==> job 9261 <==
Design interpolation, start of the top module:
module interpolation (
    input           clk,
    input           RST,
    input           START,
    input   [5:0]   H0,
    input   [5:0]   V0,
    input   [3:0]   SW,
    input   [3:0]   SH,
    output          REN,
    input   [7:0]   R_DATA,
    output  [11:0]  ADDR,
    output  [7:0]   O_DATA,
    output          O_VALID
);
reg [5:0] reg_H0, reg_H0_next;
reg [5:0] reg_V0, reg_V0_next;
reg [3:0] reg_SW, reg_SW_next;
reg [3:0] reg_SH, reg_SH_next;
reg [11:0] reg_ADDR, reg_ADDR_next;
reg        output_valid, output_valid_next;  
reg        done, done_next;  
assign ADDR = reg_ADDR;
assign REN = 1'b0;
assign O_VALID = output_valid;
reg [9:0] width_sum, width_sum_next;
reg [9:0] height_sum, height_sum_next;
wire [5:0] X_lower, X_upper, Y_lower, Y_upper;
reg [5:0] last_y_row, last_y_row_next;  
reg x_divide, y_divide, x_divide_next, y_divide_next;
assign X_lower = width_sum[9:4];
assign X_upper = x_divide_next ? width_sum[9:4] : width_sum[9:4] + 1;
assign Y_lower = height_sum[9:4];
assign Y_upper = y_divide_next ? height_sum[9:4] : height_sum[9:4] + 1;
wire [5:0] next_X_lower, next_X_upper, next_Y_lower, next_Y_upper;
assign next_X_lower = width_sum_next[9:4];
assign next_X_upper = (width_sum_next[3:0] == 0) ? width_sum_next[9:4] : width_sum_next[9:4] + 1;
assign next_Y_lower = height_sum_next[9:4];
assign next_Y_upper = (height_sum_next[3:0] == 0) ? height_sum_next[9:4] : height_sum_next[9:4] + 1;
  ...
export LEC_CHECK = 0
export ABC_AREA = 1
export CAP_MARGIN = 35
export CORE_MARGIN = 2
export CORE_UTILIZATION = 72
export CTS_CLUSTER_DIAMETER = 88
export CTS_CLUSTER_SIZE = 76
export MAX_ROUTING_LAYER = met4
export PLACE_DENSITY = 0.42
export SETUP_SLACK_MARGIN = 3.02
export SLEW_MARGIN = 20
export TNS_END_PERCENT = 45
create_clock -name core_clock -period 18.5 [get_ports {clk}]
run.sh (not shown) runs the stock make flow with config.mk's settings and CLKGATE_MAP_FILE=.
==> job 8870 (differences from job 9261) <==
- CAP_MARGIN: 35 -> 20
- CTS_CLUSTER_DIAMETER: 88 -> unset
- CTS_CLUSTER_SIZE: 76 -> 90
- MAX_ROUTING_LAYER: met4 -> unset
- PLACE_DENSITY: 0.42 -> unset
- PLACE_DENSITY_LB_ADDON: unset -> 0.24
- SETUP_SLACK_MARGIN: 3.02 -> 0.88
- TNS_END_PERCENT: 45 -> 35
==> flow/constraint.sdc (replaced) <==
create_clock -name core_clock -period 15.0 [get_ports {clk}]
set_input_delay 3.0000 -clock core_clock [delete_from_list [all_inputs] [get_ports {clk}]]
set_output_delay 3.0000 -clock core_clock [all_outputs]
set_load 0.01 [all_outputs]
==> job 3863 (differences from job 9261) <==
- CAP_MARGIN: 35 -> 20
- CORE_ASPECT_RATIO: unset -> 0.67
- CTS_CLUSTER_DIAMETER: 88 -> 42
- MAX_ROUTING_LAYER: met4 -> unset
- PLACE_DENSITY: 0.42 -> 0.35
- SETUP_SLACK_MARGIN: 3.02 -> 4.37
- TNS_END_PERCENT: 45 -> 40
==> flow/constraint.sdc (replaced) <==
create_clock -name core_clock -period 17.6 [get_ports {clk}]
set_input_delay 3.5200 -clock core_clock [delete_from_list [all_inputs] [get_ports {clk}]]
set_output_delay 3.5200 -clock core_clock [all_outputs]
set_load 0.01 [all_outputs]
==> job 4946 (differences from job 9261) <==
- CAP_MARGIN: 35 -> 20
- CTS_CLUSTER_DIAMETER: 88 -> unset
- CTS_CLUSTER_SIZE: 76 -> unset
- MAX_ROUTING_LAYER: met4 -> unset
- PLACE_DENSITY: 0.42 -> 0.65
- SETUP_SLACK_MARGIN: 3.02 -> unset
- TNS_END_PERCENT: 45 -> unset
==> flow/constraint.sdc (replaced) <==
create_clock -name core_clock -period 16.8 [get_ports {clk}]
set_input_delay 3.3600 -clock core_clock [delete_from_list [all_inputs] [get_ports {clk}]]
set_output_delay 3.3600 -clock core_clock [all_outputs]
set_load 0.01 [all_outputs]
==> out/summary.txt <==
Final setup viols: 8
Core area: 0.0146 mm^2
Chip area: 0.0161 mm^2
Bufs w/o clock: 142
Layout Check Fails: negative setup slack
Setup slack after layout: -4.08 ns
Clock buf/inv share: 0.0356
Status: complete, but fails checks
DR vias/cell: 5.71
That was job 8870.
==> out/summary.txt <==
Core area: 0.0146 mm^2
Setup slack after layout: -3.99 ns
DR vias/cell: 5.95
Chip area: 0.0161 mm^2
Status: complete, but fails checks
Routed WL: 31300 um
Clock buf/inv share: 0.0364
Post_cts resized: 75
Final setup viols: 8
Layout Check Fails: negative setup slack
That was job 4946.
==> out/summary.txt <==
Status: complete, but fails checks
Layout Check Fails: negative setup slack
Final setup viols: 8
DR vias/cell: 5.57
Chip area: 0.0161 mm^2
Setup slack after layout: -3.37 ns
That was job 3863.
==> out/summary.txt <==
Chip area: 0.0161 mm^2
Setup slack after layout: -3.40 ns
Final setup viols: 8
Status: complete, but fails checks
Layout Check Fails: negative setup slack
That was job 9261.

========
==> inputs of amber <==
==> flow/design.v <==
module interpolation (
    input           clk,
    input           RST,
    input           START,
    input   [5:0]   H0,
    input   [5:0]   V0,
    input   [3:0]   SW,
    input   [3:0]   SH,
    output          REN,
    input   [7:0]   R_DATA,
    output  [11:0]  ADDR,
    output  [7:0]   O_DATA,
    output          O_VALID
);
reg [5:0] reg_H0, reg_H0_next;
reg [5:0] reg_V0, reg_V0_next;
reg [3:0] reg_SW, reg_SW_next;
reg [3:0] reg_SH, reg_SH_next;
reg [11:0] reg_ADDR, reg_ADDR_next;
reg        output_valid, output_valid_next;  
reg        done, done_next;  
assign ADDR = reg_ADDR;
assign REN = 1'b0;
assign O_VALID = output_valid;
reg [9:0] width_sum, width_sum_next;
reg [9:0] height_sum, height_sum_next;
wire [5:0] X_lower, X_upper, Y_lower, Y_upper;
reg [5:0] last_y_row, last_y_row_next;  
reg x_divide, y_divide, x_divide_next, y_divide_next;
assign X_lower = width_sum[9:4];
assign X_upper = x_divide_next ? width_sum[9:4] : width_sum[9:4] + 1;
assign Y_lower = height_sum[9:4];
assign Y_upper = y_divide_next ? height_sum[9:4] : height_sum[9:4] + 1;
wire [5:0] next_X_lower, next_X_upper, next_Y_lower, next_Y_upper;
assign next_X_lower = width_sum_next[9:4];
assign next_X_upper = (width_sum_next[3:0] == 0) ? width_sum_next[9:4] : width_sum_next[9:4] + 1;
assign next_Y_lower = height_sum_next[9:4];
assign next_Y_upper = (height_sum_next[3:0] == 0) ? height_sum_next[9:4] : height_sum_next[9:4] + 1;
reg [3:0] x_ratio, x_ratio_next;  
reg [3:0] y_ratio, y_ratio_next;  
wire [7:0] left_margin, right_margin;
reg [7:0] data_y_lower [0:1];
reg [7:0] data_y_lower_next [0:1];
reg [7:0] data_y_upper [0:1];
reg [7:0] data_y_upper_next [0:1];
reg [4:0] count_cycle, count_cycle_next;
reg [1:0] pre_pre_state, pre_state, state, state_next;
wire pre_pre_state_is_11, pre_pre_state_is_10, pre_pre_state_is_01, pre_pre_state_is_00;
assign pre_pre_state_is_11 = pre_pre_state[1] & pre_pre_state[1];
assign pre_pre_state_is_00 = ~pre_pre_state[1] & ~pre_pre_state[0];
wire [5:0] x_ADDR, y_ADDR;
assign x_ADDR = state[1] ? X_upper : X_lower;
assign y_ADDR = state[0] ? Y_upper : Y_lower;
    Cal_Interpolation cal_inter_left (
        .DATA_1(data_y_lower[0]),
        .DATA_2(data_y_upper[0]),
        .ratio(y_ratio),
        .Out_DATA(left_margin)
    );
    Cal_Interpolation cal_inter_right (
        .DATA_1(data_y_lower[1]),
        .DATA_2(data_y_upper[1]),
        .ratio(y_ratio),
        .Out_DATA(right_margin)
    );
    Cal_Interpolation cal_inter (
        .DATA_1(left_margin),
        .DATA_2(right_margin),
        .ratio(x_ratio),
        .Out_DATA(O_DATA)
    );
always @(*)begin
    count_cycle_next = count_cycle;
    case(state)
        2'b00: begin
            if(y_divide_next | x_divide_next) begin
                state_next = 2'b11;
            end
            else begin
                state_next = 2'b01;
            end
        end
        2'b01: begin
            state_next = 2'b10;
        end
        2'b10: begin
            state_next = 2'b11;
        end
        2'b11: begin
            count_cycle_next = (count_cycle == 5'd16) ? 0 : count_cycle + 1;
            if(X_lower == next_X_lower && Y_upper == next_Y_upper) begin
                state_next = (X_upper == next_X_upper) ? 2'b11 : 2'b01;
            end
            else if(X_upper == next_X_lower) begin
                state_next = 2'b10;
            end
            else begin
                state_next = 2'b00;
            end
        end
    endcase
end
always @(*)begin
    reg_ADDR_next[5:0] = x_ADDR + reg_H0;
    reg_ADDR_next[11:6] = y_ADDR + reg_V0;
    output_valid_next = pre_state[1] & pre_state[0];
end
always @(*)begin
    case(pre_state)
        2'b00: begin
            data_y_lower_next[0] = R_DATA;
            data_y_lower_next[1] = x_divide ? R_DATA : data_y_lower[1];
            data_y_upper_next[0] = y_divide ? R_DATA : data_y_upper[0];
            data_y_upper_next[1] = data_y_upper[1];
        end
        2'b01: begin
            data_y_upper_next[0] = R_DATA;
            data_y_lower_next[0] = data_y_lower[0];
            data_y_lower_next[1] = data_y_lower[1];
            data_y_upper_next[1] = data_y_upper[1];
        end
        2'b10: begin
            data_y_lower_next[1] = R_DATA;
            data_y_lower_next[0] = pre_pre_state_is_11 ? data_y_lower[1] : data_y_lower[0];  
            data_y_upper_next[0] = pre_pre_state_is_11 ? data_y_upper[1] : data_y_upper[0];
            data_y_upper_next[1] = data_y_upper[1];
        end
        2'b11: begin
            data_y_upper_next[1] = R_DATA;
            data_y_lower_next[1] = y_divide ? R_DATA : data_y_lower[1];
            data_y_upper_next[0] = x_divide ? R_DATA : data_y_upper[0];
            data_y_lower_next[0] = y_divide ? data_y_upper[0] :
                                    x_divide ? data_y_lower[1] : data_y_lower[0];
        end
    endcase
end
always @(*)begin
    if(START) begin
        reg_H0_next = H0;
        reg_V0_next = V0;
        reg_SW_next = SW - 1;
        reg_SH_next = SH - 1;
    end
    else begin
        reg_H0_next = reg_H0;
        reg_V0_next = reg_V0;
        reg_SW_next = reg_SW;
        reg_SH_next = reg_SH;
    end
end
always @(*)begin
    if(state == 2'b11) begin
        if(count_cycle == 5'd16) begin
            width_sum_next = 0;
            height_sum_next = height_sum + reg_SH;
        end
        else begin
            width_sum_next = width_sum + reg_SW;
            height_sum_next = height_sum;
        end
    end
    else begin
        width_sum_next = width_sum;
        height_sum_next = height_sum;
    end
    x_divide_next = (width_sum[3:0] == 0);
    y_divide_next = (height_sum[3:0] == 0);
    x_ratio_next = width_sum[3:0];
    y_ratio_next = height_sum[3:0];
    if(height_sum[9:4] == reg_V0_next) begin
        done_next = 0;
    end
    else begin
        done_next = 1;
    end
end
always @(negedge clk) begin
    reg_ADDR <= reg_ADDR_next;
    data_y_lower[0] <= data_y_lower_next[0];
    data_y_lower[1] <= data_y_lower_next[1];
    data_y_upper[0] <= data_y_upper_next[0];
    data_y_upper[1] <= data_y_upper_next[1];
    output_valid <= output_valid_next;
end
always @(posedge clk) begin
    if(RST | START) begin
        width_sum <= 0;
        height_sum <= 0;
        state <= 2'b00;
        pre_state <= 2'b00;
        pre_pre_state <= 2'b00;
        x_divide <= 0;
        y_divide <= 0;
        x_ratio <= 0;
        y_ratio <= 0;
        done <= 1;
        count_cycle <= 0;
    end
    else begin
        width_sum <= width_sum_next;
        height_sum <= height_sum_next;
        state <= state_next;
        pre_state <= state;
        pre_pre_state <= pre_state;
        x_divide <= x_divide_next;
        y_divide <= y_divide_next;
        x_ratio <= x_ratio_next;
        y_ratio <= y_ratio_next;
        done <= done_next;
        count_cycle <= count_cycle_next;
    end
    reg_H0 <= reg_H0_next;
    reg_V0 <= reg_V0_next;
    reg_SW <= reg_SW_next;
    reg_SH <= reg_SH_next;
end
endmodule
module Cal_Interpolation (
    input   [7:0]   DATA_1,
    input   [7:0]   DATA_2,
    input   [3:0]   ratio,
    output  [7:0]   Out_DATA
);
    reg [3:0] flip_ratio;
    wire [7:0] d1_3, d1_2, d1_1, d1_0, d2_3, d2_2, d2_1, d2_0;
    wire [11:0] output_inter;
    assign d1_3 = {8{flip_ratio[3]}} & DATA_1;
    assign d1_2 = {8{flip_ratio[2]}} & DATA_1;
    assign d1_1 = {8{flip_ratio[1]}} & DATA_1;
    assign d1_0 = {8{flip_ratio[0]}} & DATA_1;
    assign d2_3 = {8{ratio[3]}} & DATA_2;
    assign d2_2 = {8{ratio[2]}} & DATA_2;
    assign d2_1 = {8{ratio[1]}} & DATA_2;
    assign d2_0 = {8{ratio[0]}} & DATA_2;
    assign output_inter = {d1_3, 3'b000} + {d1_2, 2'b00} + {d1_1, 1'b0} + d1_0 
                        + {d2_3, 3'b000} + {d2_2, 2'b00} + {d2_1, 1'b0} + d2_0 ;
    assign Out_DATA = (ratio == 4'b0000) ? DATA_1 : output_inter[11:4];
    always @(*)begin
        flip_ratio = ~ratio[3:0] + 1;
    end
endmodule
==> flow/run.sh <==
#!/bin/bash
# the make line also repeats each setting of config.mk as NAME=value (left out here)
make -C /OpenROAD-flow-scripts/flow DESIGN_CONFIG=/design/flow/config.mk WORK_HOME=/design/flow/orfs CLKGATE_MAP_FILE= finish
==> flow/config.mk <==
export PLATFORM = sky130hd
export DESIGN_NAME = interpolation
export DESIGN_NICKNAME = interpolation
export VERILOG_FILES = /design/flow/design.v
export SDC_FILE = /design/flow/constraint.sdc
export NUM_CORES = 4
export LEC_CHECK = 0
export ABC_AREA = 1
export CAP_MARGIN = 20
export CORE_ASPECT_RATIO = 0.5
export CORE_MARGIN = 2
export CORE_UTILIZATION = 40
export CTS_CLUSTER_DIAMETER = 220
export CTS_CLUSTER_SIZE = 96
export MAX_ROUTING_LAYER = met4
export PLACE_DENSITY_LB_ADDON = 0.06
export SLEW_MARGIN = 15
export TNS_END_PERCENT = 10
==> flow/constraint.sdc <==
create_clock -name core_clock -period 17.4 [get_ports {clk}]
set_input_delay 3.4800 -clock core_clock [delete_from_list [all_inputs] [get_ports {clk}]]
set_output_delay 3.4800 -clock core_clock [all_outputs]
set_load 0.01 [all_outputs]
==> inputs of maple, as changes to amber <==
- CORE_ASPECT_RATIO: 0.5 -> unset
- CTS_CLUSTER_DIAMETER: 220 -> 127
- CTS_CLUSTER_SIZE: 96 -> 85
- HOLD_SLACK_MARGIN: unset -> 0.12
- PLACE_DENSITY_LB_ADDON: 0.06 -> unset
- SLEW_MARGIN: 15 -> 0
- TNS_END_PERCENT: 10 -> unset
==> flow/constraint.sdc (replaced) <==
create_clock -name core_clock -period 32.0 [get_ports {clk}]
set_input_delay 6.4000 -clock core_clock [delete_from_list [all_inputs] [get_ports {clk}]]
set_output_delay 6.4000 -clock core_clock [all_outputs]
set_load 0.01 [all_outputs]
==> inputs of sierra, as changes to amber <==
- CORE_MARGIN: 2 -> 7
- CORE_UTILIZATION: 40 -> 57
- CTS_CLUSTER_SIZE: 96 -> 90
==> inputs of fjord, as changes to amber <==
- CORE_ASPECT_RATIO: 0.5 -> unset
- CORE_UTILIZATION: 40 -> 70
- CTS_CLUSTER_DIAMETER: 220 -> unset
- CTS_CLUSTER_SIZE: 96 -> unset
- MAX_ROUTING_LAYER: met4 -> unset
- PLACE_DENSITY_LB_ADDON: 0.06 -> unset
- SETUP_SLACK_MARGIN: unset -> -0.49
- SLEW_MARGIN: 15 -> 20
- TNS_END_PERCENT: 10 -> unset
==> flow/constraint.sdc (replaced) <==
create_clock -name core_clock -period 21.1 [get_ports {clk}]
set_input_delay 4.2200 -clock core_clock [delete_from_list [all_inputs] [get_ports {clk}]]
set_output_delay 4.2200 -clock core_clock [all_outputs]
set_load 0.01 [all_outputs]
==> results <==
                                                                       maple                       sierra                        amber                        fjord
DR WL/cell                                                             13.4 um                      14.2 um                      14.2 um                      15.4 um
Worst min-delay path startpoint                        width_sum[0]$_SDFF_PP0_  count_cycle[1]$_SDFFE_PP0N_  count_cycle[1]$_SDFFE_PP0N_  count_cycle[1]$_SDFFE_PP0N_
Outcome                                               timing/DRC/antenna clean   complete, but fails checks   complete, but fails checks   complete, but fails checks
Layout check failures                                                        -                 setup timing                 setup timing                 setup timing
GR met1 Demand/Resource                                                  23.3%                        29.0%                        26.9%                        38.6%
Post-CTS setup repair buffer count                                           0                           17                           15                           18
Clock skew after layout                                              0.0827 ns                    0.0668 ns                    0.0642 ns                    0.0822 ns
Most Frequent Cell on Critical Path                      sky130_fd_sc_hd__fa_1        sky130_fd_sc_hd__fa_1        sky130_fd_sc_hd__fa_1                            -
Inst Count DP                                                             1737                         1735                         1826                         1652
Worst vdd rail ir drop                                             0.0000241 V                  0.0000548 V                  0.0000482 V                  0.0000500 V
Switching Fraction                                                       29.9%                        29.1%                        29.5%                        30.7%
Worst max-slew margin expressed relative to the limit                    32.2%                        29.7%                        32.7%                        32.1%
Non-clk buf share                                                        5.02%                        10.1%                        10.2%                        9.58%
Met2 layer usage reported by global route                                32.9%                        38.6%                        33.2%                        59.6%
Slack of the worst reg-to-reg path                                    13.11 ns                      5.77 ns                      5.84 ns                      7.71 ns
Worst setup slack after layout                                        0.724 ns                     -3.00 ns                     -3.07 ns                     -2.26 ns
Power in sequential cells                                           0.000157 W                   0.000286 W                   0.000286 W                   0.000235 W
Comb pwr share                                                           11.8%                        15.8%                        15.9%                        15.1%
Multi-input combinational cell area                               0.00692 mm^2                 0.00710 mm^2                 0.00714 mm^2                 0.00717 mm^2
Area of the placeable core                                         0.0268 mm^2                  0.0185 mm^2                  0.0265 mm^2                  0.0151 mm^2
Number of well taps                                                        341                          259                          352                          188
Final-layout setup total negative slack                                   0 ns                    -21.52 ns                    -21.26 ns                    -14.31 ns
Layout clock area frac                                                   3.93%                        3.45%                        3.37%                        3.60%
No activity file was given, so power comes from the tool's default toggle rates.
